## design/flow/run.sh

```bash
#!/bin/bash
# the make line also repeats each setting of config.mk as NAME=value (left out here)
make -C /OpenROAD-flow-scripts/flow DESIGN_CONFIG=/design/flow/config.mk WORK_HOME=/design/flow/orfs CLKGATE_MAP_FILE= finish
```

## design/flow/config.mk

```make
export PLATFORM = sky130hd
export DESIGN_NAME = apb_top
export DESIGN_NICKNAME = apb_top
export VERILOG_FILES = /design/flow/design.v
export SDC_FILE = /design/flow/constraint.sdc
export NUM_CORES = 4
export LEC_CHECK = 0
export CAP_MARGIN = 5
export CORE_ASPECT_RATIO = 0.73
export CORE_MARGIN = 2
export CORE_UTILIZATION = 72
export CTS_CLUSTER_DIAMETER = 31
export CTS_CLUSTER_SIZE = 81
export PLACE_DENSITY = 0.65
export SETUP_SLACK_MARGIN = 0.73
export SLEW_MARGIN = 20
```

## design/flow/constraint.sdc

```tcl
create_clock -name core_clock -period 3.11 [get_ports {PCLK_i}]
set_input_delay 0.6220 -clock core_clock [delete_from_list [all_inputs] [get_ports {PCLK_i}]]
set_output_delay 0.6220 -clock core_clock [all_outputs]
set_load 0.01 [all_outputs]
```

## design/flow/design.v

```verilog
`timescale 1ns / 1ps
module apb_master #(parameter DATA_WIDTH = 32, parameter ADDR_WIDTH = 32) (
		output 					PSEL,
		output 					PENABLE,
		output  [ADDR_WIDTH-1:0] PADDR,
		output  [DATA_WIDTH-1:0]	PWRDATA,
		output  					PWRITE,
		output  [DATA_WIDTH-1:0]	PRDATA_o,
		input  [DATA_WIDTH-1:0]	PRDATA,
		input  [DATA_WIDTH-1:0] data_i,
		input  [ADDR_WIDTH-1:0]	addr_i,
		input 					PCLK,
		input 					PRESETn,
		input 					PREADY,
		input 					evnt_trig_i,
		input 					pwrite_i
);
parameter IDLE = 2'd0;
parameter SETUP = 2'd1;
parameter ACCESS = 2'd2;
reg [1:0]	state, next_state;
always@(posedge PCLK) begin
	if(!PRESETn)
		state <= IDLE ;
	else
		state <= next_state ;
end
always@(*) begin
	case(state)
		IDLE : begin
			if (evnt_trig_i)
				next_state <= SETUP ;
			else 
				next_state <= IDLE;
		end
		SETUP : next_state <= ACCESS;
		ACCESS : begin
			if(PREADY)
				next_state <= IDLE ;
			else 
				next_state <= ACCESS ;
		end
		default : next_state <= IDLE ;
	endcase
end
assign PSEL = PRESETn ? (state != IDLE) : 1'b0;
assign PENABLE = (state == ACCESS) ;
assign PWRITE = pwrite_i;
assign PWRDATA = data_i;
assign PADDR = addr_i;
assign PRDATA_o = PRDATA;
endmodule
`timescale 1ns / 1ps
module APB_slave #( parameter DATA_WIDTH = 32, parameter ADDR_WIDTH = 32)(
    output  reg [DATA_WIDTH-1:0] PRDATA,
    output                       PREADY_o,
    input                    PREADY,
    input   [DATA_WIDTH-1:0] PWRDATA, 
    input   [ADDR_WIDTH-1:0] PADDR,
    input                    PCLK,
    input                    PRESETn,
    input                    PWRITE,
    input                    PENABLE,
    input                    PSEL
    );
    parameter  IDLE   = 2'd0, SETUP = 2'd1, ACCESS =2'd2;
    reg [DATA_WIDTH-1:0]    APB_MEM [ADDR_WIDTH-1:0];
    reg [1:0] prsnt_state , next_state ;
    always@(posedge PCLK , negedge PRESETn) begin   
        if(!PRESETn)
            prsnt_state <= IDLE ;
        else 
            prsnt_state <= next_state ;
    end
   always@(* ) begin
        next_state <= prsnt_state;
        case (prsnt_state)
            IDLE : begin
                if(PSEL )
                    next_state <= SETUP;        
                else 
                    next_state <= IDLE;
            end
            SETUP : begin
                if(PENABLE)
                    next_state <= ACCESS;
                else 
                    next_state <= IDLE;
            end
            ACCESS : begin
                if(PREADY) begin
                    if(!PSEL) 
                        next_state <= IDLE ;
                    else
                        next_state <= SETUP ;
                end
                else 
                    next_state <= ACCESS;
            end
            default : next_state <= IDLE;
        endcase
   end
   always@(*) begin
         if(!PRESETn)
            PRDATA = 32'd0;
         else begin
            if((next_state == ACCESS) && !PWRITE && (PADDR < ADDR_WIDTH))
                PRDATA = APB_MEM[PADDR];
            else 
                PRDATA = 32'd0;    
         end
   end
   always@(posedge PCLK) begin
         if((next_state == ACCESS) && PWRITE && (PADDR < ADDR_WIDTH))
            APB_MEM[PADDR] <= PWRDATA ;
   end
   assign PREADY_o = PREADY ;
endmodule
`timescale 1ns / 1ps
module apb_top #(parameter DATA_WIDTH = 32 , parameter ADDR_WIDTH = 32) (
		output [DATA_WIDTH-1:0]	PRDATA_o,
		input 					PCLK_i,
		input 					PRESETn_i,
		input [DATA_WIDTH-1:0]	PWRDATA_i,
		input [ADDR_WIDTH-1:0]	PADDR_i,
		input 					PWRITE_i,
		input 					PREADY_i,
		input 					EVENT_i
);
	wire [DATA_WIDTH-1:0]	p_rd_intr, pwrdata_intr, paddr_intr;
	wire 					p_ready_intr, psel_intr, pena_intr, pwrite_intr;				
	apb_master  #(.DATA_WIDTH(DATA_WIDTH), .ADDR_WIDTH(ADDR_WIDTH))  master_inst(
		.PCLK(PCLK_i),
		.PRESETn(PRESETn_i),
		.evnt_trig_i(EVENT_i),
		.data_i(PWRDATA_i),
		.addr_i(PADDR_i),
		.pwrite_i(PWRITE_i),
		.PRDATA(p_rd_intr),
		.PREADY(p_ready_intr),
		.PSEL(psel_intr),
		.PENABLE(pena_intr),
		.PADDR(paddr_intr),
		.PWRDATA(pwrdata_intr),
		.PWRITE(pwrite_intr),
		.PRDATA_o(PRDATA_o)
	);
	APB_slave #(.DATA_WIDTH(DATA_WIDTH), .ADDR_WIDTH(ADDR_WIDTH)) slave_inst(
		.PREADY(PREADY_i),
		.PWRDATA(pwrdata_intr), 
		.PADDR(paddr_intr),
		.PCLK(PCLK_i),
		.PRESETn(PRESETn_i),
		.PWRITE(pwrite_intr),
		.PENABLE(pena_intr),
		.PSEL(psel_intr),
		.PRDATA(p_rd_intr),
		.PREADY_o(p_ready_intr)
	);
endmodule
```

==> Slide: Implementation Results, run 1 <==
Run Summary

Status
  • Stopping stage: global routing (5_1_grt)
  • Outcome: stopped before the end
  • Error message: [ERROR DPL-0033] detailed placement checks failed during check placement.

Synth
  • Xor/xnor share: 0
  • Unique cell types: 44
  • Fraction of registers with async set/reset: 0.00292
  • Synthesized instance count: around 2,000
  • Main logic family: multiplexers
  • Adder-cell share of the synthesized area: 0
  • Cell area after synthesis: between 30,000 and 40,000 um^2
  • Synth Seq Share: 0.775
  • Cell type with the largest total area after synthesis: edfxtp_1
  • Area share, top type: 0.772
  • Simple-Gate Area Share: 0.0330
  • Syn nets: between 2,000 and 2,500
  • Synth Area per Inst: 19.8 um^2
  • Flip-flops with a built-in enable: 1,024
  • Yosys aoi share: 0.0448
  • Commonest flop: edfxtp_1
  • Yosys stat area: ~40,000 um^2
  • Top post-synthesis cells by count: edfxtp_1 (1,024), mux2i_1 (374), a22oi_1 (75)
  • Top cells by area: edfxtp_1 (77%), mux2i_1 (9.4%), mux4_2 (3.8%)
  • Mux area share: 0.133
  • Most common cell in the netlist: edfxtp_1
  • Yosys stat cell total: roughly 2,000
  • Yosys warning count: 2
  • Ys flops: 1,029

Die
  • Top-level I/O count: 101
  • Row count: 73
  • Die Y: between 200 and 250 um
  • Core area: 54,500 um^2
  • Die W: 279 um
  • Die ar.: around 57,000 um^2
  • Fp util: 0.731

Clocking
  • CTS buffer count: 121
  • Clock buffer depth: 3
  • H-Tree Depth: 3
  • Root Buffer: clkbuf_16
  • Hold buffer count at CTS: 0
  • # clock sinks: 1,029

Place
  • DP Wirelength: between 60 and 70 mm
  • Placed cell area: 45,300 um^2
  • I/O Buffers: 100
  • Final Wtd Congestion: around 0.86
  • DP Worst Slack: -1.08 ns
-- per-stage QoR --
step | instances | util
3_3_place_gp | 2985 | 0.830
4_1_cts | 3259 | 0.922
2_1_floorplan | 2010 | -
3_5_place_dp | 2988 | 0.830
-- what timing repair did --
item,CTS
setup endpoints to repair,1056
setup buffers,29
resized,207
pin swaps,25
gates cloned,17
==> run 2: changes to the inputs <==
- ABC_AREA: unset -> 1
- CAP_MARGIN: 5 -> 20
- CORE_ASPECT_RATIO: 0.73 -> unset
- CTS_CLUSTER_DIAMETER: 31 -> 178
- CTS_CLUSTER_SIZE: 81 -> unset
- PLACE_DENSITY: 0.65 -> unset
- PLACE_DENSITY_LB_ADDON: unset -> 0.13
- SETUP_SLACK_MARGIN: 0.73 -> unset
- clock period: 3.11 -> 0.933 ns (I/O delays scaled with it)
==> run 2 against run 1 <==
  * The layout now fails its checks (setup timing)
  * Synthesized cell count up 120%
  * Die size rose by 12%
  * Synthesized area is 12% higher
==> Slide: Implementation Results, run 2 <==
Flow Results at a Glance

Synth
  • Adder-cell share of the synthesized area: 0 (unchanged)
  • Area share, top type: 0.690 (-0.0816)
  • Synth Seq Share: 0.693 (-0.0819)
  • Cell area after synthesis: 44,600 um^2 (+12%)
  • Unique cell types: 26 (-41%)
  • Cell type with the largest total area after synthesis: edfxtp_1
  • Top cells by area: edfxtp_1 (69%), nand2_1 (15%), nor2_1 (5.3%)
  • Yosys aoi share: 0.0312 (-0.0136)
  • Top post-synthesis cells by count: nand2_1 (1,737), edfxtp_1 (1,024), nor2_1 (625)
  • Commonest flop: edfxtp_1
  • Flip-flops with a built-in enable: 1,024 (unchanged)
  • Syn nets: 4,543 (+120%)
  • Mux area share: 0 (-0.133)
  • Synth Area per Inst: 9.96 um^2 (-50%)
  • Most common cell in the netlist: nand2_1
  • Simple-Gate Area Share: 0.203 (+0.170)
  • Synthesized instance count: 4,474 (+120%)
  • Yosys stat cell total: 4,474 (+120%)
  • Xor/xnor share: 0 (unchanged)
  • Yosys stat area: 44,600 um^2 (+12%)
  • Fraction of registers with async set/reset: 0.00292 (unchanged)
  • Yosys warning count: 2 (unchanged)
  • Main logic family: simple AND/OR/NAND/NOR gates
  • Ys flops: 1,029 (unchanged)

Status
  • Layout violations: setup timing
  • Outcome: complete, but fails checks

GRT
  • Largest net degree at the start of global routing: 64
  • First-pass GRT wire length: 208 mm
  • Initial antenna violation count: 3
  • GRT Util Overall: 0.448
  • Vias in the first global route: 35,200
  • Congestion Overflow GR: 0

Clocking
  • Clk pin slew, worst setup/hold paths: 0.06 ns
  • # clock sinks: 1,029 (unchanged)
  • H-Tree Depth: 3 (unchanged)
  • CTS buffer count: 99 (-18%)
  • Clock buffer depth: 3 (unchanged)
  • Root Buffer: clkbuf_16
  • CTS tree: yes
  • Clock latency (worst-skew pair): 0.69 ns

Setup path
  • CP Launch Type: register
  • Worst setup EP type: register
  • Critical path depth in cells: 13
  • Crit path buf inv count: 8
  • R2R cell count: 13
  • R2R Setup Slk: -1.80 ns
  • Crit Path Class: register to register
  • Reg2reg start: slave_inst.prsnt_state[0]
  • Critical Path AT: between 3 and 4 ns
  • Worst Setup SP: slave_inst.prsnt_state[0]
  • CP Capture Point: slave_inst.APB_MEM[24][14]
  • Slowest-stage cell, CP: dfstp_2
  • CP cell instances: o21bai_4 > nand2_2 > buf_4 > buf_6 > buf_6 > buf_6 > and3_4 > buf_6 > nand3_4 > buf_12 > buf_4 > nor2_4 > buf_12
  • Reg2reg end: slave_inst.APB_MEM[24][14]
  • Most used cell, CP: buf_6
  • CP delay by family, top: buffers and inverters
  • CP Max Fanout: 22
  • CP peak stage delay: 0.37 ns
  • CP Data Required Time: 1.28 ns

Drt
  • Post-route ant nets: 0
  • DR WL/cell: 28.8 um
  • Post-route DRC: 0
  • Final wirelength: 166 mm
  • DR pass1 iterations: 15
  • Via density: between 6 and 7
  • Vias: between 30,000 and 40,000
  • Initial drt markers: 8,348

Power
  • Worst IR Drop VDD: 0.00184 V
  • Clock share of power: 0.426
  • Top pwr grp: sequential cells
  • Leakage: 0.0240 uW
  • Sequential share of power: 0.504
  • Combinational gate power: 7050 uW
  • PD cells: approximately 1800 nW/um^2
  • Switching portion of total power: 0.233
  • P_seq: 50,800 uW
  • Comb pwr share: 0.070
  • Internal: 77,200 uW
  • Total Power: between 100,000 and 150,000 uW
  • Clock Power: 42,900 uW
  • Switching power: ~24,000 uW

Cells and area
  • Layout net count: 4,940
  • Fillers: 2,125
  • Area growth from synthesis to layout: 24.5%
  • Fin cells: 5,751

Die
  • Core area: 61,500 um^2 (+13%)
  • Row count: 91 (+25%)
  • Fp util: 0.725 (-0.00602)
  • Top-level I/O count: 101 (unchanged)
  • Die Y: 253 um (+23%)
  • Die ar.: 63,900 um^2 (+12%)
  • Die W: 253 um (-9.5%)

Place
  • DP Wirelength: 75.0 mm (+21%)
  • I/O Buffers: 100 (unchanged)
  • Placed Cells: 5,461 (+83%)
  • Final Wtd Congestion: 0.887 (+3.7%)
  • DP Worst Slack: -2.04 ns (-0.965 ns)

Flow run
  • Tool warnings: 30
  • Max Cap Viol: 0

Timing
  • Clk_skew: approximately 0.019 ns
  • Max Clk Rate: 365 MHz
  • Post-route clock period utilization: 2.93
  • Max-slew violation count: 0
  • Setup TNS: -1614.87 ns
  • Final setup margin: -1.80 ns
  • Setup-failing EPs final: 1,058
  • Slew at the pin closest to its max-slew limit: 0.566 ns
  • Slew margin rel.: 0.621
  • Hold WS: 0.0617 ns
  • Final hold vios: 0
  • RSZ-0062 raised after global routing: true
  • Min Clock Period, post-route: 2.74 ns

Hold path
  • Hold_sp: EVENT_i
  • WHS Path Cells: 3
  • Worst hold path class: input port to register
  • Worst hold path endpoint: master_inst.state[0]
## run 2: routing by layer
layer / GRT usage / routed length (um) / vias to the layer above
li1: - / - / 14900
met5: 0 / 311 / -
met4: 0.327 / 18300 / 8
met1: 0.544 / 46900 / 17200
met2: 0.701 / 70900 / 4494
met3: 0.117 / 29300 / 1438
## run 2: repair_timing
item / CTS / global route
setup buffers: 33 / 36
hold endpoints to repair: 3 / 0
cloned: 14 / 20
pin swaps: 26 / 20
hold buffers: 1 / 0
setup endpoints to repair: 1057 / 1057
gates resized: 230 / 61
## run 2: layout make-up
| cell class | count | area, um^2 | area share |
|---|---|---|---|
| Inverter | 606 | 2290 | 0.0414 |
| Multi-Input combinational cell | 2643 | 11100 | 0.200 |
| Antenna cell | 5 | 12.5 | 0.000225 |
| Sequential cell | 1029 | 30900 | 0.556 |
| Clock inverter | 73 | 747 | 0.0135 |
| Tap cell | 790 | 988 | 0.0178 |
| Timing Repair Buffer | 492 | 6890 | 0.124 |
| Clock buffer | 113 | 2590 | 0.0467 |
## run 2: stage by stage
stage	cell area, um^2	util
floorplan	45000	-
global placement	50100	0.814
detailed placement	50100	0.814
CTS	54500	0.886
global route	55500	0.902
finish	55500	0.902
==> run 3: changes to the inputs <==
- ABC_AREA: 1 -> unset
- CORE_UTILIZATION: 72 -> 70
- CTS_CLUSTER_DIAMETER: 178 -> 95
- PLACE_DENSITY_LB_ADDON: 0.13 -> unset
- SETUP_SLACK_MARGIN: unset -> 0.76
- clock period: 0.933 -> 3.12 ns (I/O delays scaled with it)
==> run 3 against run 2 <==
  * Still fails the layout checks on setup timing
  * First-iteration DRC count fell by 33%
  * Sequential share of layout area rose by 3.6 points
  * Sequential cell count stayed put
==> Slide: Implementation Results, run 3 <==
Flow Results at a Glance

Setup path
  • CP delay by family, top: simple AND/OR/NAND/NOR gates
  • R2R Setup Slk: -0.58 ns (+1.22 ns)
  • Critical path depth in cells: 8 (-5)
  • Crit Path Class: input port to output port
  • Slowest-stage cell, CP: nor4_1
  • CP Max Fanout: 5 (-77%)
  • CP Launch Type: input port
  • CP Data Required Time: 2.50 ns (+1.22 ns)
  • Crit path buf inv count: 4 (-4)
  • CP cell instances: clkdlybuf4s50_1 > nor4_1 > nand4_1 > nor4_4 > buf_12 > buf_12 > nor4b_4 > buf_2
  • Worst setup EP type: output port
  • Most used cell, CP: buf_12
  • CP peak stage delay: 0.51 ns (+0.14 ns)
  • Reg2reg end: slave_inst.APB_MEM[19][10]
  • Critical Path AT: 3.32 ns (+0.24 ns)
  • R2R cell count: 17 (+4)
  • Worst Setup SP: PADDR_i[28]
  • Reg2reg start: master_inst.state[0]
  • CP Capture Point: PRDATA_o[5]

Synth
  • Yosys stat cell total: 2,010 (-55%)
  • Syn nets: 2,079 (-54%)
  • Synth Seq Share: 0.775 (+0.0819)
  • Simple-Gate Area Share: 0.0330 (-0.170)
  • Yosys warning count: 2 (unchanged)
  • Cell area after synthesis: 39,800 um^2 (-11%)
  • Yosys aoi share: 0.0448 (+0.0136)
  • Most common cell in the netlist: edfxtp_1
  • Fraction of registers with async set/reset: 0.00292 (unchanged)
  • Top post-synthesis cells by count: edfxtp_1 (1,024), mux2i_1 (374), a22oi_1 (75)
  • Flip-flops with a built-in enable: 1,024 (unchanged)
  • Area share, top type: 0.772 (+0.0816)
  • Main logic family: multiplexers
  • Cell type with the largest total area after synthesis: edfxtp_1
  • Commonest flop: edfxtp_1
  • Adder-cell share of the synthesized area: 0 (unchanged)
  • Synth Area per Inst: 19.8 um^2 (+99%)
  • Unique cell types: 44 (+69%)
  • Top cells by area: edfxtp_1 (77%), mux2i_1 (9.4%), mux4_2 (3.8%)
  • Yosys stat area: 39,800 um^2 (-11%)
  • Synthesized instance count: 2,010 (-55%)
  • Xor/xnor share: 0 (unchanged)
  • Ys flops: 1,029 (unchanged)
  • Mux area share: 0.133 (+0.133)

Status
  • Layout violations: setup timing
  • Outcome: complete, but fails checks

Power
  • Worst IR Drop VDD: 0.000658 V (-64%)
  • Comb pwr share: 0.053 (-0.017)
  • PD cells: 564 nW/um^2 (-69%)
  • Switching portion of total power: 0.232 (-0.00167)
  • Internal: 22,600 uW (-71%)
  • P_seq: 15,200 uW (-70%)
  • Leakage: 0.0187 uW (-22%)
  • Clock Power: 12,600 uW (-71%)
  • Sequential share of power: 0.517 (+0.013)
  • Top pwr grp: sequential cells
  • Total Power: 29,400 uW (-71%)
  • Clock share of power: 0.429 (+0.003)
  • Combinational gate power: 1570 uW (-78%)
  • Switching power: 6810 uW (-71%)

Clocking
  • # clock sinks: 1,029 (unchanged)
  • Root Buffer: clkbuf_16
  • H-Tree Depth: 3 (unchanged)
  • Clock buffer depth: 3 (unchanged)
  • Clk pin slew, worst setup/hold paths: 0.06 ns (about the same)
  • Clock latency (worst-skew pair): 0.73 ns (+0.04 ns)
  • CTS buffer count: 98 (-1.0%)
  • CTS tree: yes
  • Hold buffer count at CTS: 0 (-1)

Drt
  • DR pass1 iterations: 6 (-9)
  • Post-route DRC: 0 (unchanged)
  • Vias: 27,900 (-27%)
  • Via density: 8.20 (+24%)
  • Post-route ant nets: 0 (unchanged)
  • Initial drt markers: 5,559 (-33%)
  • DR WL/cell: 47.9 um (+66%)
  • Final wirelength: 163 mm (-1.7%)

Place
  • I/O Buffers: 100 (unchanged)
  • DP Wirelength: 60.6 mm (-19%)
  • Final Wtd Congestion: 0.829 (-6.5%)
  • Placed Cells: 3,036 (-44%)

Cells and area
  • Area growth from synthesis to layout: 30.9%
  • Layout net count: 2,631 (-47%)
  • Fin cells: 3,398 (-41%)
  • Fillers: 1,432 (-33%)
  • Post-layout util: 0.926 (+0.0239)

GRT
  • Congestion Overflow GR: 0 (unchanged)
  • Largest net degree at the start of global routing: 34 (-47%)
  • Vias in the first global route: 26,300 (-25%)
  • GRT Util Overall: 0.484 (+0.0353)
  • Initial antenna violation count: 1 (-2)
  • First-pass GRT wire length: 196 mm (-5.8%)

Die
  • Row count: 87 (-4.4%)
  • Die W: 243 um (-4.0%)
  • Core area: 56,300 um^2 (-8.5%)
  • Fp util: 0.708 (-0.0167)
  • Die ar.: 58,800 um^2 (-7.9%)
  • Die Y: 243 um (-4.0%)
  • Top-level I/O count: 101 (unchanged)

Timing
  • Setup TNS: -445.69 ns (+1169.18 ns)
  • Hold WS: 0.265 ns (+0.203 ns)
  • Final setup margin: -0.825 ns (+0.980 ns)
  • Clk_skew: 0.0430 ns (+0.0244 ns)
  • Max-slew violation count: 0 (unchanged)
  • Min Clock Period, post-route: 3.94 ns
  • Max Clk Rate: roughly 250 MHz
  • Setup-failing EPs final: 1,056 (-0.19%)
  • Slew at the pin closest to its max-slew limit: 1.22 ns (+0.652 ns)
  • Final hold vios: 0 (unchanged)
  • Post-route clock period utilization: 1.26 (-1.67)
  • Slew margin rel.: 0.185 (-0.436)
  • RSZ-0062 raised after global routing: true

Flow run
  • Max Cap Viol: 0 (unchanged)
  • Tool warnings: 33 (+10%)

Hold path
  • Worst hold path class: input port to async pin
run 3: area by class of cell:
| class | count | area, um^2 | area share |
|---|---|---|---|
| inverters | 4 | 15.0 | 0.000288 |
| clock buffers | 111 | 2540 | 0.0488 |
| repair buffers | 573 | 7460 | 0.143 |
| flip-flops and latches | 1029 | 30900 | 0.592 |
| clock inverters | 66 | 644 | 0.0124 |
| diodes | 3 | 7.51 | 0.000144 |
| multi-input cells | 856 | 9650 | 0.185 |
| well taps | 756 | 946 | 0.0181 |
run 3: per-layer routing:
| metal | wire length [um] | up-vias | track usage | part of all wire |
|---|---|---|---|---|
| met4 | 19700 | 4 | 0.348 | 0.12 |
| li1 | - | 9510 | - | - |
| met1 | 45600 | 13200 | 0.585 | 0.28 |
| met3 | 27200 | 1331 | 0.161 | 0.17 |
| met2 | 70100 | 3790 | 0.739 | 0.43 |
| met5 | 220 | - | 0 | 0.0014 |
run 3: metrics by stage:
stage | setup slack (ns) | cell area (um^2)
finish | -0.825 | 52100
CTS | -0.399 | 51500
floorplan | -0.320 | 40800
global placement | -1.06 | 45300
detailed placement | -1.06 | 45400
global route | -0.813 | 52100
run 3: what timing repair did:
item                                    4_1_cts  5_1_grt
resized                                     362       28
pin swaps                                    58        8
endpoints found under the setup margin     1056     1056
buffers inserted                             97       22
cloned                                       53       10
==> run 4: changes to the inputs <==
- ABC_AREA: unset -> 1
- CELL_PAD_IN_SITES_DETAIL_PLACEMENT: unset -> 1
- CELL_PAD_IN_SITES_GLOBAL_PLACEMENT: unset -> 3
- CORE_ASPECT_RATIO: unset -> 1.43
- CORE_MARGIN: 2 -> 6
- CORE_UTILIZATION: 70 -> 50
- CTS_CLUSTER_DIAMETER: 95 -> unset
- CTS_CLUSTER_SIZE: unset -> 20
- GPL_ROUTABILITY_DRIVEN: unset -> 1
- GPL_TIMING_DRIVEN: unset -> 0
- HOLD_SLACK_MARGIN: unset -> -0.05
- MIN_ROUTING_LAYER: unset -> met2
- PLACE_DENSITY_LB_ADDON: unset -> 0.3
- SETUP_SLACK_MARGIN: 0.76 -> unset
- SLEW_MARGIN: 20 -> 30
- TNS_END_PERCENT: unset -> 100
- clock period: 3.12 -> 4.83 ns (I/O delays scaled with it)
==> run 4 against run 3 <==
  * The run now fails in global placement without I/O (3_1_place_gp_skip_io)
  * Synthesized cell count is 120% higher
  * Synthesized area is 12% higher
  * Die size up 64%
==> Slide: Implementation Results, run 4 <==
Run Summary

Die
  • Die ar.: 96,500 um^2 (+64%)
  • Row count: 130 (+49%)
  • Core area: 88,000 um^2 (+56%)
  • Die W: 262 um (+7.9%)
  • Die Y: 369 um (+52%)
  • Fp util: 0.506 (-0.202)

Synth
  • Top post-synthesis cells by count: nand2_1 (1,737), edfxtp_1 (1,024), nor2_1 (625)
  • Yosys stat cell total: 4,474 (+120%)
  • Xor/xnor share: 0 (unchanged)
  • Mux area share: 0 (-0.133)
  • Syn nets: 4,543 (+120%)
  • Cell area after synthesis: 44,600 um^2 (+12%)
  • Yosys stat area: 44,600 um^2 (+12%)
  • Synthesized instance count: 4,474 (+120%)
  • Unique cell types: 26 (-41%)
  • Synth Seq Share: 0.693 (-0.0819)
  • Simple-Gate Area Share: 0.203 (+0.170)
  • Area share, top type: 0.690 (-0.0816)
  • Fraction of registers with async set/reset: 0.00292 (unchanged)
  • Synth Area per Inst: 9.96 um^2 (-50%)
  • Top cells by area: edfxtp_1 (69%), nand2_1 (15%), nor2_1 (5.3%)
  • Cell type with the largest total area after synthesis: edfxtp_1
  • Main logic family: simple AND/OR/NAND/NOR gates
  • Commonest flop: edfxtp_1
  • Most common cell in the netlist: nand2_1
  • Flip-flops with a built-in enable: 1,024 (unchanged)
  • Yosys aoi share: 0.0312 (-0.0136)
  • Adder-cell share of the synthesized area: 0 (unchanged)
  • Ys flops: 1,029 (unchanged)
  • Yosys warning count: 2 (unchanged)

Status
  • Stopping stage: global placement without I/O (3_1_place_gp_skip_io)
  • Outcome: stopped before the end
  • Error message: [ERROR FLW-0024] Place density exceeds 1.0 (current PLACE_DENSITY_LB_ADDON =  0.3). Please check if the value of  PLACE_DENSITY_LB_ADDON is between 0 and 0.99.
==> run 5: changes to the inputs <==
- CAP_MARGIN: 20 -> 40
- CELL_PAD_IN_SITES_DETAIL_PLACEMENT: 1 -> unset
- CELL_PAD_IN_SITES_GLOBAL_PLACEMENT: 3 -> unset
- CORE_ASPECT_RATIO: 1.43 -> 1.36
- CORE_MARGIN: 6 -> 2
- CORE_UTILIZATION: 50 -> 72
- CTS_CLUSTER_DIAMETER: unset -> 104
- CTS_CLUSTER_SIZE: 20 -> 10
- GPL_ROUTABILITY_DRIVEN: 1 -> unset
- GPL_TIMING_DRIVEN: 0 -> unset
- HOLD_SLACK_MARGIN: -0.05 -> 0.27
- MIN_ROUTING_LAYER: met2 -> unset
- PLACE_DENSITY_LB_ADDON: 0.3 -> unset
- SETUP_SLACK_MARGIN: unset -> 0.7
- SLEW_MARGIN: 30 -> 20
- TNS_END_PERCENT: 100 -> unset
- clock period: 4.83 -> 3.11 ns (I/O delays scaled with it)
==> run 5 against run 4 <==
  * Synthesized area unchanged
  * Synthesized cell count is the same
  * The layout now fails its checks (setup timing)
  * Die size decreased by 34%
==> Slide: Implementation Results, run 5 <==
Flow Results at a Glance

Hold path
  • Worst hold path endpoint: master_inst.state[0]
  • Worst hold path class: register to register
  • WHS Path Cells: 1
  • Hold_sp: master_inst.state[0]

Timing
  • RSZ-0062 raised after global routing: true
  • Final hold vios: 0
  • Max Clk Rate: roughly 320 MHz
  • Max-slew violation count: 0
  • Slew margin rel.: 0.716
  • Post-route clock period utilization: 1.01
  • Min Clock Period, post-route: 3.14 ns
  • Final setup margin: -0.0326 ns
  • Slew at the pin closest to its max-slew limit: 0.426 ns
  • Setup-failing EPs final: 3
  • Clk_skew: just under 0.03 ns

Place
  • DP Wirelength: roughly 76 mm
  • DP Worst Slack: -0.861 ns
  • Placed cell area: ~50,000 um^2
  • Final Wtd Congestion: just over 0.9
  • I/O Buffers: 100

Clocking
  • Clock buffer depth: 3
  • H-Tree Depth: 3
  • Root Buffer: clkbuf_16
  • Clock latency (worst-skew pair): 0.70 ns
  • CTS buffer count: 112
  • CTS tree: yes
  • Clk pin slew, worst setup/hold paths: 0.05 ns
  • # clock sinks: 1,029

Setup path
  • CP Data Required Time: approximately 2.5 ns
  • Crit Path Class: register to output port
  • Reg2reg start: slave_inst.prsnt_state[1]
  • Reg2reg end: slave_inst.APB_MEM[31][27]
  • CP peak stage delay: 0.35 ns
  • CP delay by family, top: buffers and inverters
  • CP Capture Point: PRDATA_o[25]
  • Critical path depth in cells: 10
  • Worst setup EP type: output port
  • Worst Setup SP: slave_inst.prsnt_state[1]
  • Critical Path AT: 2.52 ns
  • Crit path buf inv count: 5
  • CP cell instances: inv_2 > o21ai_2 > nand3_4 > nor2_4 > buf_12 > buf_4 > buf_6 > nand2_2 > nor2_4 > buf_4
  • R2R cell count: 7
  • CP Max Fanout: 6
  • R2R Setup Slk: 0.69 ns
  • CP Launch Type: register
  • Slowest-stage cell, CP: dfrtp_1

Drt
  • Final wirelength: 142 mm
  • Initial drt markers: 5,295
  • DR WL/cell: 24.7 um
  • Vias: 35,000
  • Post-route DRC: 0
  • Via density: 6.11
  • Post-route ant nets: 0
  • DR pass1 iterations: 6

Synth
  • Ys flops: 1,029 (unchanged)
  • Most common cell in the netlist: nand2_1
  • Flip-flops with a built-in enable: 1,024 (unchanged)
  • Yosys stat area: 44,600 um^2 (unchanged)
  • Yosys stat cell total: 4,474 (unchanged)
  • Fraction of registers with async set/reset: 0.00292 (unchanged)
  • Yosys aoi share: 0.0312 (unchanged)
  • Yosys warning count: 2 (unchanged)
  • Mux area share: 0 (unchanged)
  • Top cells by area: edfxtp_1 (69%), nand2_1 (15%), nor2_1 (5.3%)
  • Area share, top type: 0.690 (unchanged)
  • Synth Area per Inst: 9.96 um^2 (unchanged)
  • Syn nets: 4,543 (unchanged)
  • Synthesized instance count: 4,474 (unchanged)
  • Unique cell types: 26 (unchanged)
  • Cell area after synthesis: 44,600 um^2 (unchanged)
  • Simple-Gate Area Share: 0.203 (unchanged)
  • Top post-synthesis cells by count: nand2_1 (1,737), edfxtp_1 (1,024), nor2_1 (625)
  • Cell type with the largest total area after synthesis: edfxtp_1
  • Xor/xnor share: 0 (unchanged)
  • Main logic family: simple AND/OR/NAND/NOR gates
  • Synth Seq Share: 0.693 (unchanged)
  • Adder-cell share of the synthesized area: 0 (unchanged)
  • Commonest flop: edfxtp_1

Die
  • Die W: 217 um (-17%)
  • Fp util: 0.726 (+0.219)
  • Core area: 61,400 um^2 (-30%)
  • Top-level I/O count: 101
  • Die ar.: 63,900 um^2 (-34%)
  • Row count: 106 (-18%)
  • Die Y: 294 um (-20%)

GRT
  • Vias in the first global route: 33,600
  • Largest net degree at the start of global routing: 68
  • GRT Util Overall: 0.425
  • First-pass GRT wire length: 197 mm
  • Initial antenna violation count: 0
  • Congestion Overflow GR: 0

Power
  • Sequential share of power: 0.526
  • Switching power: 6490 uW
  • Total Power: 29,000 uW
  • Clock share of power: 0.397
  • Switching portion of total power: 0.224
  • Clock Power: about 12,000 uW
  • Combinational gate power: 2220 uW
  • Leakage: roughly 0.024 uW
  • Worst IR Drop VDD: 0.000644 V
  • P_seq: 15,300 uW
  • Comb pwr share: 0.077
  • PD cells: 525 nW/um^2
  • Internal: 22,500 uW
  • Top pwr grp: sequential cells

Cells and area
  • Fillers: 2,502
  • Cell area after layout: about 55,000 um^2
  • Area growth from synthesis to layout: 24.0%
  • Layout net count: 4,976

Status
  • Outcome: complete, but fails checks
  • Layout violations: setup timing

Flow run
  • Tool warnings: 31
  • Max Cap Viol: 0
## run 5: cell type report
class	instances	area, um^2	share of cell area
timing repair buffer	514	6560	0.119
multi-input combinational	2643	11400	0.207
clock buffer	123	2870	0.0519
tap	810	1010	0.0184
antenna	1	2.50	0.0000453
inverter	606	2330	0.0421
sequential	1029	30900	0.559
clock inverter	6	131	0.00238
timing repair inverter	1	16.3	0.000295
## run 5: metrics by stage
| step | cells | hold WS [ns] | util | setup TNS [ns] |
|---|---|---|---|---|
| floorplan | 4474 | 0.326 | - | 0 |
| global placement | 5504 | 0.428 | 0.812 | -15.16 |
| detailed placement | 5504 | 0.441 | 0.812 | -15.64 |
| CTS | 5689 | 0.420 | 0.882 | 0 |
| global route | 5732 | 0.458 | 0.899 | -0.143 |
| finish | 5733 | 0.441 | 0.899 | -0.0407 |
## run 5: per-layer routing
metal / GRT usage / vias to the layer above / routed length [um]
met3: 0.0893 / 839 / 18600
met5: 0 / - / 0
met1: 0.515 / 16200 / 44000
met4: 0.285 / 0 / 11900
li1: - / 14900 / -
met2: 0.692 / 3080 / 67200
## run 5: what timing repair did
action                     CTS  global route
resized                    375           159
pin swaps                   69            67
cloned                      13            11
hold buffers                 1             0
hold endpoints to repair     3             0
setup endpoints to repair   32            32
setup buffers               42            32
==> run 6: changes to the inputs <==
- CAP_MARGIN: 40 -> 5
- CORE_ASPECT_RATIO: 1.36 -> unset
- CTS_CLUSTER_DIAMETER: 104 -> 284
- CTS_CLUSTER_SIZE: 10 -> unset
- HOLD_SLACK_MARGIN: 0.27 -> unset
- PLACE_DENSITY: unset -> 0.65
- SETUP_SLACK_MARGIN: 0.7 -> -0.29
- clock period: 3.11 -> 3.12 ns (I/O delays scaled with it)
==> run 6 against run 5 <==
  * The layout still fails its checks (setup timing)
  * Wire length fell by 14%
  * Sequential share of layout area is 2.6 points higher
  * Final cell count shrank 1.3%
  * Sequential cell count unchanged
  * Sequential power about the same
  * Critical path depth grew 1
  * Synthesized cell count did not move
  * Register-to-register slack gained 0.35 ns
  * Design area down 4.5%
  * Clock-buffer cell count fell by 1
  * Power shrank 1.2%
  * Global-route usage fell by 3.9 points
==> Slide: Implementation Results, run 6 <==
Flow Results at a Glance

Status
  • Outcome: complete, but fails checks
  • Layout violations: setup timing

Synth
  • Yosys stat area: 44,600 um^2 (unchanged)
  • Main logic family: simple AND/OR/NAND/NOR gates
  • Xor/xnor share: 0 (unchanged)
  • Most common cell in the netlist: nand2_1
  • Synthesized instance count: 4,474 (unchanged)
  • Synth Seq Share: 0.693 (unchanged)
  • Yosys warning count: 2 (unchanged)
  • Area share, top type: 0.690 (unchanged)
  • Fraction of registers with async set/reset: 0.00292 (unchanged)
  • Flip-flops with a built-in enable: 1,024 (unchanged)
  • Cell type with the largest total area after synthesis: edfxtp_1
  • Mux area share: 0 (unchanged)
  • Adder-cell share of the synthesized area: 0 (unchanged)
  • Top cells by area: edfxtp_1 (69%), nand2_1 (15%), nor2_1 (5.3%)
  • Yosys aoi share: 0.0312 (unchanged)
  • Syn nets: 4,543 (unchanged)
  • Cell area after synthesis: 44,600 um^2 (unchanged)
  • Unique cell types: 26 (unchanged)
  • Top post-synthesis cells by count: nand2_1 (1,737), edfxtp_1 (1,024), nor2_1 (625)
  • Commonest flop: edfxtp_1
  • Ys flops: 1,029 (unchanged)
  • Simple-Gate Area Share: 0.203 (unchanged)
  • Synth Area per Inst: 9.96 um^2 (unchanged)
  • Yosys stat cell total: 4,474 (unchanged)

Drt
  • Vias: 32,300 (-7.7%)
  • Final wirelength: 122 mm (-14%)
  • Initial drt markers: 3,912 (-26%)
  • Post-route ant nets: 0 (unchanged)
  • DR pass1 iterations: 6 (unchanged)
  • DR WL/cell: 21.5 um (-13%)
  • Via density: 5.72 (-6.5%)
  • Post-route DRC: 0 (unchanged)

Clocking
  • Root Buffer: clkbuf_16
  • CTS buffer count: 100 (-11%)
  • Clock latency (worst-skew pair): 0.67 ns (-0.03 ns)
  • # clock sinks: 1,029 (unchanged)
  • H-Tree Depth: 3 (unchanged)
  • Hold buffer count at CTS: 0 (-1)
  • Clock buffer depth: 3 (unchanged)
  • CTS tree: yes
  • Clk pin slew, worst setup/hold paths: 0.06 ns (about the same)

Die
  • Die W: 253 um (+16%)
  • Die Y: 253 um (-14%)
  • Fp util: 0.725 (-0.000915)
  • Die ar.: 63,900 um^2 (about the same)
  • Core area: 61,500 um^2 (+0.13%)
  • Row count: 91 (-14%)
  • Top-level I/O count: 101 (unchanged)

Setup path
  • Worst setup EP type: output port
  • CP Data Required Time: 2.50 ns (about the same)
  • Critical path depth in cells: 11 (+1)
  • CP delay by family, top: buffers and inverters
  • CP cell instances: clkdlybuf4s50_1 > nor3_1 > nand2_1 > nor2_1 > nand2_2 > nor2_4 > buf_12 > buf_4 > nand2_1 > nor2_1 > dlygate4sd2_1
  • R2R cell count: 8 (+1)
  • Critical Path AT: 2.65 ns (+0.13 ns)
  • Crit Path Class: input port to output port
  • Reg2reg start: master_inst.state[0]
  • Worst Setup SP: PADDR_i[6]
  • CP Max Fanout: 12 (+6)
  • Slowest-stage cell, CP: clkdlybuf4s50_1
  • R2R Setup Slk: 1.04 ns (+0.35 ns)
  • Reg2reg end: slave_inst.APB_MEM[10][18]
  • Crit path buf inv count: 4 (-1)
  • CP peak stage delay: 0.41 ns (+0.06 ns)
  • CP Launch Type: input port
  • CP Capture Point: PRDATA_o[14]

Power
  • Switching portion of total power: 0.218 (-0.00607)
  • Internal: 22,400 uW (-0.38%)
  • Switching power: 6240 uW (-3.8%)
  • Leakage: 0.0231 uW (-3.8%)
  • Clock Power: 11,700 uW (about the same)
  • Comb pwr share: 0.062 (-0.015)
  • Combinational gate power: 1790 uW (-19%)
  • Top pwr grp: sequential cells
  • Clock share of power: 0.407 (+0.010)
  • PD cells: 544 nW/um^2 (+3.5%)
  • Sequential share of power: 0.530 (+0.004)
  • Worst IR Drop VDD: 0.000670 V (+4.0%)
  • P_seq: 15,200 uW (about the same)

Timing
  • Max-slew violation count: 0 (unchanged)
  • Min Clock Period, post-route: 3.28 ns
  • Slew at the pin closest to its max-slew limit: 0.409 ns (-0.0173 ns)
  • Max Clk Rate: 305 MHz
  • Final hold vios: 0 (unchanged)
  • Final setup margin: -0.159 ns (-0.126 ns)
  • Post-route clock period utilization: 1.05 (+0.0405)
  • Slew margin rel.: 0.727 (+0.0115)
  • Setup-failing EPs final: 27 (+24)
  • Clk_skew: 0.0200 ns (-0.00895 ns)

Flow run
  • Tool warnings: 29 (-6.5%)
  • Max Cap Viol: 0 (unchanged)

GRT
  • GRT Util Overall: 0.387 (-0.0386)
  • Largest net degree at the start of global routing: 62 (-8.8%)
  • Initial antenna violation count: 8 (+8)
  • Vias in the first global route: 31,800 (-5.4%)
  • Congestion Overflow GR: 0 (unchanged)
  • First-pass GRT wire length: 181 mm (-7.8%)

Cells and area
  • Fillers: 3,073 (+23%)
  • Area growth from synthesis to layout: 18.4%
  • Fin cells: 5,656 (-1.3%)
  • Area taken by multi-input logic gates: 10,800 um^2 (-5.8%)
  • Layout net count: 4,848 (-2.6%)
  • Storage cell area: 30,900 um^2 (about the same)

Place
  • Placed Cells: 5,463 (-0.74%)
  • I/O Buffers: 100 (unchanged)
  • Final Wtd Congestion: 0.870 (-4.9%)
  • DP Wirelength: 72.4 mm (-4.3%)
  • DP Worst Slack: -0.918 ns (-0.0574 ns)

Hold path
  • Worst hold path class: input port to async pin
run 6: repair_timing:
item,4_1_cts,5_1_grt
gates cloned,1,0
endpoints found under the setup margin,31,9
pin swaps,4,3
gates resized,65,8
buffers inserted,1,2
run 6: through the flow:
step	total power [uW]	hold WS (ns)	instance area (um^2)	utilization	TNS (ns)
finish	28700	0.262	52700	0.858	-2.63
global route	29300	0.282	52700	0.858	-5.95
CTS	28700	0.244	52700	0.858	-4.18
detailed placement	17200	0.441	49500	0.805	-15.59
global placement	17200	0.435	49500	0.805	-15.70
floorplan	16300	0.328	44600	-	-112.23
run 6: area by class of cell:
type / count / area share
Tap cell: 790 / 0.0187
Antenna cell: 3 / 0.000142
Clock buffer: 122 / 0.0502
Clock inverter: 64 / 0.00925
Sequential cell: 1029 / 0.585
Timing Repair Buffer: 399 / 0.0885
Multi-Input combinational cell: 2643 / 0.204
Inverter: 606 / 0.0435
run 6: routing by layer:
metal / part of all wire / wire (um) / up-vias / track usage
li1: - / - / 14700 / -
met1: 0.35 / 42700 / 15100 / 0.488
met2: 0.49 / 59400 / 2104 / 0.642
met3: 0.12 / 14300 / 382 / 0.0880
met4: 0.043 / 5220 / 8 / 0.180
met5: 0.00038 / 46 / - / 0
==> run 7: changes to the inputs <==
- CELL_PAD_IN_SITES_DETAIL_PLACEMENT: unset -> 2
- CELL_PAD_IN_SITES_GLOBAL_PLACEMENT: unset -> 2
- CORE_ASPECT_RATIO: unset -> 1.15
- CORE_MARGIN: 2 -> 8
- CORE_UTILIZATION: 72 -> 44
- CTS_CLUSTER_DIAMETER: 284 -> unset
- PLACE_DENSITY: 0.65 -> unset
- PLACE_DENSITY_LB_ADDON: unset -> 0.23
- SETUP_SLACK_MARGIN: -0.29 -> unset
- SLEW_MARGIN: 20 -> 10
- clock period: 3.12 -> 6.0 ns (I/O delays scaled with it)
==> run 7 against run 6 <==
  * Now clean on timing, DRC and antenna
  * Critical path depth grew 1
  * Hold slack better by 0.21 ns
  * Clock-buffer cell count is 10 higher
  * Synthesized area unchanged
  * Core utilization is 35 points lower
  * Sequential share of layout area increased by 1.8 points
  * Sequential power is 48% lower
  * Clock skew up 0.013 ns
  * Synthesized cell count did not move
  * First-iteration DRC count shrank 17%
  * Clock power shrank 42%
  * Setup slack improved by 0.44 ns
==> Slide: Implementation Results, run 7 <==
Flow Results at a Glance

Status
  • Outcome: no timing/DRC/antenna violations

Timing
  • Clk_skew: 0.0331 ns (+0.0131 ns)
  • RSZ-0062 raised after global routing: false
  • Post-route clock period utilization: 0.952 (-0.0986)
  • Setup TNS: 0 ns (+2.63 ns)
  • Min Clock Period, post-route: roughly 5.7 ns
  • Setup-failing EPs final: 0 (-100%)
  • Max-slew violation count: 0 (unchanged)
  • Final hold vios: 0 (unchanged)
  • Slew at the pin closest to its max-slew limit: 1.32 ns (+0.915 ns)
  • Max Clk Rate: about 180 MHz
  • Slew margin rel.: 0.115 (-0.613)

Synth
  • Top post-synthesis cells by count: nand2_1 (1,737), edfxtp_1 (1,024), nor2_1 (625)
  • Synth Seq Share: 0.693 (unchanged)
  • Flip-flops with a built-in enable: 1,024 (unchanged)
  • Most common cell in the netlist: nand2_1
  • Simple-Gate Area Share: 0.203 (unchanged)
  • Syn nets: 4,543 (unchanged)
  • Main logic family: simple AND/OR/NAND/NOR gates
  • Unique cell types: 26 (unchanged)
  • Synthesized instance count: 4,474 (unchanged)
  • Fraction of registers with async set/reset: 0.00292 (unchanged)
  • Yosys aoi share: 0.0312 (unchanged)
  • Cell type with the largest total area after synthesis: edfxtp_1
  • Yosys stat area: 44,600 um^2 (unchanged)
  • Mux area share: 0 (unchanged)
  • Yosys stat cell total: 4,474 (unchanged)
  • Area share, top type: 0.690 (unchanged)
  • Yosys warning count: 2 (unchanged)
  • Commonest flop: edfxtp_1
  • Synth Area per Inst: 9.96 um^2 (unchanged)
  • Adder-cell share of the synthesized area: 0 (unchanged)
  • Xor/xnor share: 0 (unchanged)
  • Cell area after synthesis: 44,600 um^2 (unchanged)
  • Ys flops: 1,029 (unchanged)
  • Top cells by area: edfxtp_1 (69%), nand2_1 (15%), nor2_1 (5.3%)

Hold path
  • Hold_sp: master_inst.state[0]
  • Worst hold path class: register to register
  • Worst hold path endpoint: master_inst.state[0]
  • WHS Path Cells: 1

Setup path
  • CP cell instances: buf_8 > inv_8 > buf_12 > nor2_1 > o21ai_0 > nand2_1 > nand2_1 > nand2_1 > inv_1 > nand2_1 > nor2_1 > clkdlybuf4s50_1
  • Reg2reg start: slave_inst.prsnt_state[1]
  • Critical path depth in cells: 12 (+1)
  • Critical Path AT: 4.51 ns (+1.86 ns)
  • R2R Setup Slk: 2.40 ns (+1.36 ns)
  • CP Max Fanout: 104 (+92)
  • Slowest-stage cell, CP: clkdlybuf4s50_1
  • CP delay by family, top: buffers and inverters
  • Reg2reg end: slave_inst.APB_MEM[9][0]
  • Crit Path Class: input port to output port
  • R2R cell count: 6 (-2)
  • Crit path buf inv count: 5 (+1)
  • CP Launch Type: input port
  • Most used cell, CP: nand2_1
  • Worst Setup SP: PADDR_i[0]
  • CP peak stage delay: 0.67 ns (+0.26 ns)
  • CP Data Required Time: 4.80 ns (+2.30 ns)
  • Worst setup EP type: output port
  • CP Capture Point: PRDATA_o[21]

Drt
  • Via density: 5.67 (-0.73%)
  • DR pass1 iterations: 8 (+2)
  • Vias: 34,300 (+6.0%)
  • Post-route DRC: 0 (unchanged)
  • Final wirelength: 184 mm (+52%)
  • DR WL/cell: 30.6 um (+42%)
  • Initial drt markers: 3,243 (-17%)
  • Post-route ant nets: 0 (unchanged)

Clocking
  • CTS tree: yes
  • Clk pin slew, worst setup/hold paths: 0.06 ns (about the same)
  • Hold buffer count at CTS: 0 (unchanged)
  • Post-CTS Setup Bufs: 0 (-1)
  • Clock buffer depth: 3 (unchanged)
  • Cts repair resizes: 0 (-100%)
  • Clock latency (worst-skew pair): 0.70 ns (+0.03 ns)
  • # clock sinks: 1,029 (unchanged)
  • Root Buffer: clkbuf_16
  • H-Tree Depth: 3 (unchanged)
  • CTS buffer count: 106 (+6.0%)

Power
  • Leakage: 0.0218 uW (-5.3%)
  • Top pwr grp: sequential cells
  • Clock share of power: 0.434 (+0.027)
  • Switching power: 3740 uW (-40%)
  • Worst IR Drop VDD: 0.000263 V (-61%)
  • Clock Power: 6760 uW (-42%)
  • Internal: 11,800 uW (-47%)
  • Switching portion of total power: 0.240 (+0.0221)
  • Comb pwr share: 0.059 (-0.003)
  • P_seq: 7910 uW (-48%)
  • Sequential share of power: 0.507 (-0.023)
  • PD cells: 304 nW/um^2 (-44%)
  • Combinational gate power: 920 uW (-49%)

Place
  • Placed cell area: 47,900 um^2 (-3.2%)
  • Final Wtd Congestion: 0.756 (-13%)
  • DP Wirelength: 96.8 mm (+34%)
  • I/O Buffers: 100 (unchanged)

Die
  • Die ar.: 112,000 um^2 (+75%)
  • Row count: 125 (+37%)
  • Die W: 313 um (+24%)
  • Core area: 101,000 um^2 (+64%)
  • Die Y: 357 um (+41%)
  • Fp util: 0.442 (-0.282)
  • Top-level I/O count: 101 (unchanged)

Flow run
  • Max Cap Viol: 0 (unchanged)
  • Tool warnings: 37 (+28%)

GRT
  • GRT Util Overall: 0.325 (-0.0614)
  • Initial antenna violation count: 3 (-5)
  • First-pass GRT wire length: 269 mm (+48%)
  • Congestion Overflow GR: 0 (unchanged)
  • Largest net degree at the start of global routing: 130 (+110%)
  • Vias in the first global route: 38,900 (+23%)

Cells and area
  • Post-layout util: 0.508 (-0.350)
  • Layout net count: 4,691 (-3.2%)
  • Cell area after layout: 51,200 um^2 (-2.9%)
  • Area growth from synthesis to layout: 14.9%
==> run 7: area by class of cell <==
cell class	count	area (um^2)
antenna	2	5.00
multi-input combinational	2643	10700
timing repair buffer	236	2340
clock inverter	57	533
inverter	606	2290
sequential	1029	30900
tap	1333	1670
fill	10200	49500
clock buffer	132	2790
==> run 7: routing by layer <==
metal | vias up | GRT usage | part of all wire
met5 | - | 0 | 0
met4 | 0 | 0.157 | 0.052
met3 | 507 | 0.0441 | 0.060
met2 | 1505 | 0.571 | 0.51
met1 | 17900 | 0.393 | 0.38
li1 | 14400 | - | -
==> run 7: per-stage QoR <==
step	power (uW)	setup slack [ns]	hold slack (ns)	std cells
finish	15600	0.286	0.473	6038
global route	15900	0.142	0.478	6036
CTS	15600	0.302	0.465	6036
detailed placement	8930	0.505	0.447	5847
global placement	8870	0.627	0.440	5847
floorplan	8490	2.15	0.411	4474
==> run 8: changes to the inputs <==
- ABC_AREA: 1 -> unset
- CAP_MARGIN: 5 -> 30
- CELL_PAD_IN_SITES_DETAIL_PLACEMENT: 2 -> unset
- CELL_PAD_IN_SITES_GLOBAL_PLACEMENT: 2 -> unset
- CORE_ASPECT_RATIO: 1.15 -> unset
- CORE_MARGIN: 8 -> 2
- CORE_UTILIZATION: 44 -> 40
- PLACE_DENSITY_LB_ADDON: 0.23 -> unset
==> run 8 against run 7 <==
  * Still clean on timing, DRC and antenna
  * Sequential cell count stayed put
  * Synthesized area is 11% lower
  * Clock power is 6.8% lower
  * Design area is 8.0% lower
  * Sequential power hardly changed
  * Critical path depth is 4 lower
  * Fmax is 3.6% higher
  * Via count is 40% lower
  * Setup slack better by 0.20 ns
  * Clock-buffer cell count stayed put
  * Final cell count is 40% lower
  * Critical path type unchanged
  * Critical endpoint is now PRDATA_o[16]
  * Highest routed layer is now met5
==> Slide: Implementation Results, run 8 <==
Flow Results at a Glance

Hold path
  • Worst hold path class: register to register
  • Worst hold path endpoint: master_inst.state[0]
  • WHS Path Cells: 1 (unchanged)
  • Hold_sp: master_inst.state[0]

Timing
  • RSZ-0062 raised after global routing: false
  • Slew margin rel.: 0.335 (+0.220)
  • Final hold vios: 0 (unchanged)
  • Min Clock Period, post-route: 5.51 ns (-0.200 ns)
  • Slew at the pin closest to its max-slew limit: 0.995 ns (-0.329 ns)
  • Post-route clock period utilization: 0.919 (-0.0333)
  • Setup-failing EPs final: 0 (unchanged)
  • Setup TNS: 0 ns (unchanged)
  • Clk_skew: 0.0239 ns (-0.00921 ns)
  • Max Clk Rate: 181 MHz (+3.6%)
  • Final setup margin: 0.486 ns (+0.200 ns)
  • Max-slew violation count: 0 (unchanged)

Drt
  • Post-route ant nets: 0 (unchanged)
  • DR pass1 iterations: 5 (-3)
  • Final wirelength: 106 mm (-43%)
  • DR WL/cell: 29.1 um (-4.8%)
  • Vias: 20,700 (-40%)
  • Post-route DRC: 0 (unchanged)
  • Initial drt markers: 2,300 (-29%)
  • Via density: 5.70 (+0.45%)

Clocking
  • Root Buffer: clkbuf_16
  • Clock latency (worst-skew pair): 0.67 ns (-0.03 ns)
  • Cts repair resizes: 0 (unchanged)
  • Hold buffer count at CTS: 0 (unchanged)
  • # clock sinks: 1,029 (unchanged)
  • CTS buffer count: 104 (-1.9%)
  • Post-CTS Setup Bufs: 0 (unchanged)
  • H-Tree Depth: 3 (unchanged)
  • Clk pin slew, worst setup/hold paths: 0.06 ns (about the same)
  • CTS tree: yes
  • Clock buffer depth: 3 (unchanged)

Setup path
  • Reg2reg start: slave_inst.prsnt_state[1]
  • Slowest-stage cell, CP: or4_2
  • CP cell instances: clkdlybuf4s50_1 > nor4_1 > nand2_1 > or4_2 > nor4_4 > buf_12 > nor4b_2 > clkdlybuf4s50_1
  • Crit path buf inv count: 3 (-2)
  • Most used cell, CP: clkdlybuf4s50_1
  • Reg2reg end: slave_inst.APB_MEM[22][15]
  • Worst setup EP type: output port
  • Critical path depth in cells: 8 (-4)
  • CP delay by family, top: simple AND/OR/NAND/NOR gates
  • Worst Setup SP: PADDR_i[16]
  • CP Launch Type: input port
  • Critical Path AT: 4.31 ns (-0.20 ns)
  • R2R Setup Slk: 2.81 ns (+0.41 ns)
  • Crit Path Class: input port to output port
  • CP peak stage delay: 0.69 ns (+0.02 ns)
  • CP Capture Point: PRDATA_o[16]
  • CP Data Required Time: 4.80 ns (about the same)
  • CP Max Fanout: 32 (-69%)
  • R2R cell count: 6 (unchanged)

Power
  • Switching portion of total power: 0.205 (-0.0345)
  • P_seq: 7910 uW (about the same)
  • Internal: 11,800 uW (-0.54%)
  • Sequential share of power: 0.533 (+0.026)
  • Combinational gate power: 620 uW (-33%)
  • Comb pwr share: 0.042 (-0.017)
  • Clock Power: 6300 uW (-6.8%)
  • Top pwr grp: sequential cells
  • Total Power: 14,800 uW (-4.9%)
  • PD cells: 315 nW/um^2 (+3.4%)
  • Switching power: 3040 uW (-19%)
  • Leakage: 0.0157 uW (-28%)
  • Clock share of power: 0.425 (-0.009)
  • Worst IR Drop VDD: 0.000235 V (-11%)

Synth
  • Synthesized instance count: 2,010 (-55%)
  • Syn nets: 2,079 (-54%)
  • Fraction of registers with async set/reset: 0.00292 (unchanged)
  • Cell area after synthesis: 39,800 um^2 (-11%)
  • Yosys warning count: 2 (unchanged)
  • Top cells by area: edfxtp_1 (77%), mux2i_1 (9.4%), mux4_2 (3.8%)
  • Commonest flop: edfxtp_1
  • Flip-flops with a built-in enable: 1,024 (unchanged)
  • Yosys aoi share: 0.0448 (+0.0136)
  • Xor/xnor share: 0 (unchanged)
  • Unique cell types: 44 (+69%)
  • Mux area share: 0.133 (+0.133)
  • Most common cell in the netlist: edfxtp_1
  • Synth Area per Inst: 19.8 um^2 (+99%)
  • Area share, top type: 0.772 (+0.0816)
  • Ys flops: 1,029 (unchanged)
  • Top post-synthesis cells by count: edfxtp_1 (1,024), mux2i_1 (374), a22oi_1 (75)
  • Adder-cell share of the synthesized area: 0 (unchanged)
  • Cell type with the largest total area after synthesis: edfxtp_1
  • Simple-Gate Area Share: 0.0330 (-0.170)
  • Main logic family: multiplexers
  • Yosys stat area: 39,800 um^2 (-11%)
  • Yosys stat cell total: 2,010 (-55%)
  • Synth Seq Share: 0.775 (+0.0819)

GRT
  • Initial antenna violation count: 10 (+7)
  • Congestion Overflow GR: 0 (unchanged)
  • Vias in the first global route: 20,700 (-47%)
  • GRT Util Overall: 0.205 (-0.120)
  • Largest net degree at the start of global routing: 60 (-54%)
  • First-pass GRT wire length: 149 mm (-45%)

Cells and area
  • Layout net count: 2,323 (-50%)
  • Post-layout util: 0.478 (-0.0302)
  • Area growth from synthesis to layout: 18.3%
  • Fillers: 7,960 (-22%)

Die
  • Die W: 320 um (+2.2%)
  • Die Y: 320 um (-11%)
  • Core area: 98,600 um^2 (-2.1%)
  • Row count: 115 (-8.0%)
  • Fp util: 0.404 (-0.0381)
  • Die ar.: 102,000 um^2 (-8.6%)
  • Top-level I/O count: 101 (unchanged)

Flow run
  • Max Cap Viol: 0 (unchanged)
  • Tool warnings: 28 (-24%)

Status
  • Outcome: no timing/DRC/antenna violations

Place
  • DP Wirelength: 63.0 mm (-35%)
  • Final Wtd Congestion: 0.801 (+5.8%)
  • DP Worst Slack: 0.472 ns (-0.0327 ns)
  • I/O Buffers: 100 (unchanged)
-- run 8: layout make-up --
| cell class | instances | area (um^2) | share of cell area |
|---|---|---|---|
| antenna | 2 | 5.00 | 0.000106 |
| clock buffer | 132 | 2790 | 0.0592 |
| clock inverter | 62 | 551 | 0.0117 |
| inverter | 4 | 15.0 | 0.000319 |
| multi-input combinational | 856 | 8690 | 0.184 |
| sequential | 1029 | 30900 | 0.655 |
| tap | 1287 | 1610 | 0.0342 |
| timing repair buffer | 259 | 2590 | 0.0550 |
-- run 8: routing by layer --
metal	vias up	routed length [um]	part of all wire	global-route usage
li1	8876	-	-	-
met2	746	50900	0.48	0.334
met1	10900	44000	0.42	0.278
met5	-	101	0.00096	0
met4	16	3110	0.029	0.0640
met3	186	7560	0.072	0.0415
-- run 8: metrics by stage --
step / instances / hold slack, ns / area (um^2)
finish: 3631 / 0.531 / 47100
global route: 3629 / 0.555 / 47100
CTS: 3606 / 0.528 / 46800
detailed placement: 3412 / 0.512 / 43400
global placement: 3405 / 0.492 / 43300
floorplan: 2010 / 0.475 / 39800
==> run 9: changes to the inputs <==
- ABC_AREA: unset -> 1
- CAP_MARGIN: 30 -> 20
- CORE_UTILIZATION: 40 -> 72
- CTS_CLUSTER_DIAMETER: unset -> 351
- CTS_CLUSTER_SIZE: unset -> 10
- SETUP_SLACK_MARGIN: unset -> 0.86
- SLEW_MARGIN: 10 -> 20
- clock period: 6.0 -> 3.17 ns (I/O delays scaled with it)
==> run 9 against run 8 <==
  * The layout now fails its checks (setup timing)
  * Core utilization grew 45 points
  * Synthesized cell count increased by 120%
  * Clock skew is 0.0077 ns lower
  * Design area up 21%
  * Power is 94% higher
  * Critical path type unchanged
  * Critical endpoint is now PRDATA_o[21]
  * Largest power group unchanged
==> Slide: Implementation Results, run 9 <==
Flow Results at a Glance

Power
  • Combinational gate power: 2230 uW (+260%)
  • Worst IR Drop VDD: 0.000650 V (+180%)
  • PD cells: 503 nW/um^2 (+60%)
  • P_seq: 15,000 uW (+90%)
  • Clock Power: 11,600 uW (+84%)
  • Total Power: 28,800 uW (+94%)
  • Switching power: 6800 uW (+120%)
  • Comb pwr share: 0.078 (+0.036)
  • Top pwr grp: sequential cells
  • Leakage: 0.0248 uW (+58%)
  • Sequential share of power: 0.520 (-0.013)
  • Clock share of power: 0.402 (-0.023)
  • Internal: 22,000 uW (+87%)
  • Switching portion of total power: 0.236 (+0.0308)

Die
  • Die W: 253 um (-21%)
  • Fp util: 0.725 (+0.320)
  • Die Y: 253 um (-21%)
  • Die ar.: 63,900 um^2 (-37%)
  • Row count: 91 (-21%)
  • Core area: 61,500 um^2 (-38%)
  • Top-level I/O count: 101 (unchanged)

Synth
  • Top cells by area: edfxtp_1 (69%), nand2_1 (15%), nor2_1 (5.3%)
  • Flip-flops with a built-in enable: 1,024 (unchanged)
  • Yosys stat cell total: 4,474 (+120%)
  • Ys flops: 1,029 (unchanged)
  • Xor/xnor share: 0 (unchanged)
  • Commonest flop: edfxtp_1
  • Yosys warning count: 2 (unchanged)
  • Adder-cell share of the synthesized area: 0 (unchanged)
  • Cell area after synthesis: 44,600 um^2 (+12%)
  • Area share, top type: 0.690 (-0.0816)
  • Main logic family: simple AND/OR/NAND/NOR gates
  • Syn nets: 4,543 (+120%)
  • Cell type with the largest total area after synthesis: edfxtp_1
  • Mux area share: 0 (-0.133)
  • Yosys aoi share: 0.0312 (-0.0136)
  • Most common cell in the netlist: nand2_1
  • Synth Area per Inst: 9.96 um^2 (-50%)
  • Simple-Gate Area Share: 0.203 (+0.170)
  • Unique cell types: 26 (-41%)
  • Fraction of registers with async set/reset: 0.00292 (unchanged)
  • Top post-synthesis cells by count: nand2_1 (1,737), edfxtp_1 (1,024), nor2_1 (625)
  • Yosys stat area: 44,600 um^2 (+12%)
  • Synth Seq Share: 0.693 (-0.0819)
  • Synthesized instance count: 4,474 (+120%)

Timing
  • Setup TNS: -0.211 ns (-0.211 ns)
  • Hold WS: 0.460 ns (-0.0713 ns)
  • Slew at the pin closest to its max-slew limit: 1.12 ns (+0.129 ns)
  • Final setup margin: -0.0882 ns (-0.574 ns)
  • Slew margin rel.: 0.248 (-0.0864)
  • Setup-failing EPs final: 6 (+6)
  • Max Clk Rate: 307 MHz
  • Post-route clock period utilization: 1.03 (+0.109)
  • Clk_skew: 0.0162 ns (-0.00768 ns)
  • Min Clock Period, post-route: 3.26 ns
  • RSZ-0062 raised after global routing: true
  • Final hold vios: 0 (unchanged)
  • Max-slew violation count: 0 (unchanged)

Drt
  • Initial drt markers: 9,486 (+310%)
  • DR WL/cell: 31.7 um (+8.8%)
  • Post-route DRC: 0 (unchanged)
  • Via density: 6.83 (+20%)
  • Final wirelength: 183 mm (+74%)
  • Vias: 39,600 (+91%)
  • Post-route ant nets: 0 (unchanged)
  • DR pass1 iterations: 17 (+12)

Setup path
  • Reg2reg end: slave_inst.APB_MEM[29][28]
  • Crit path buf inv count: 7 (+4)
  • Slowest-stage cell, CP: clkdlybuf4s15_2
  • CP Max Fanout: 9 (-72%)
  • Critical path depth in cells: 14 (+6)
  • CP Data Required Time: 2.54 ns (-2.26 ns)
  • CP Capture Point: PRDATA_o[21]
  • CP Launch Type: input port
  • CP delay by family, top: buffers and inverters
  • CP cell instances: buf_16 > inv_16 > buf_16 > buf_12 > buf_6 > nor2_1 > o21ai_0 > nand2_1 > nand2_1 > nand2_1 > inv_1 > nand2_2 > nor2_2 > clkdlybuf4s15_2
  • Worst setup EP type: output port
  • Critical Path AT: 2.62 ns (-1.69 ns)
  • R2R Setup Slk: 0.15 ns (-2.66 ns)
  • R2R cell count: 18 (+12)
  • Most used cell, CP: nand2_1
  • Reg2reg start: master_inst.state[1]
  • Worst Setup SP: PADDR_i[0]
  • Crit Path Class: input port to output port
  • CP peak stage delay: 0.26 ns (-0.43 ns)

Hold path
  • Worst hold path endpoint: master_inst.state[0]
  • Worst hold path class: register to register
  • Hold_sp: master_inst.state[1]
  • WHS Path Cells: 1 (unchanged)

Clocking
  • # clock sinks: 1,029 (unchanged)
  • H-Tree Depth: 3 (unchanged)
  • CTS buffer count: 112 (+7.7%)
  • Clock latency (worst-skew pair): 0.72 ns (+0.05 ns)
  • Root Buffer: clkbuf_16
  • Clock buffer depth: 3 (unchanged)
  • CTS tree: yes
  • Clk pin slew, worst setup/hold paths: 0.05 ns (about the same)

Cells and area
  • Layout net count: 5,061 (+120%)
  • Cell area after layout: 57,200 um^2 (+21%)
  • Area growth from synthesis to layout: 28.4%
  • Fillers: 1,822 (-77%)

GRT
  • GRT Util Overall: 0.403 (+0.199)
  • Initial antenna violation count: 7 (-3)
  • Largest net degree at the start of global routing: 57 (-5.0%)
  • Vias in the first global route: 32,600 (+57%)
  • First-pass GRT wire length: 189 mm (+27%)
  • Congestion Overflow GR: 0 (unchanged)

Flow run
  • Max Cap Viol: 0 (unchanged)
  • Tool warnings: 32 (+14%)

Status
  • Outcome: complete, but fails checks
  • Layout violations: setup timing

Place
  • Final Wtd Congestion: 0.876 (+9.5%)
  • I/O Buffers: 100 (unchanged)
  • DP Wirelength: 71.7 mm (+14%)
  • Placed cell area: 49,300 um^2 (+14%)
  • DP Worst Slack: -0.757 ns (-1.23 ns)
## run 9: through the flow
step                      utilization  cells
after CTS                       0.872   5635
after floorplan                     -   4474
after detailed placement        0.802   5443
after global routing            0.930   5788
final                           0.931   5793
after global placement          0.802   5443
## run 9: per-layer routing
metal / wire (um) / up-vias / global-route usage
li1: - / 15100 / -
met1: 50500 / 17800 / 0.523
met2: 74700 / 4898 / 0.656
met3: 34600 / 1775 / 0.0871
met4: 23300 / 17 / 0.195
met5: 365 / - / 0
## run 9: timing repair
action | CTS | global route
gates resized | 361 | 216
hold buffers | 1 | 0
endpoints found under the setup margin | 143 | 1056
hold endpoints to repair | 2 | 0
buffers inserted | 58 | 62
pin swaps | 67 | 65
cloned | 13 | 91
## run 9: cell type report
| cell class | count | area (um^2) | area share |
|---|---|---|---|
| diodes | 5 | 12.5 | 0.000219 |
| clock buffers | 114 | 2830 | 0.0495 |
| clock inverters | 6 | 78.8 | 0.00138 |
| inverters | 606 | 2330 | 0.0407 |
| multi-input cells | 2643 | 11300 | 0.197 |
| flip-flops and latches | 1029 | 30900 | 0.539 |
| well taps | 790 | 988 | 0.0173 |
| repair buffers | 599 | 8830 | 0.154 |
| repair inverters | 1 | 8.76 | 0.000153 |
Power is estimated from default activity; no workload was simulated.
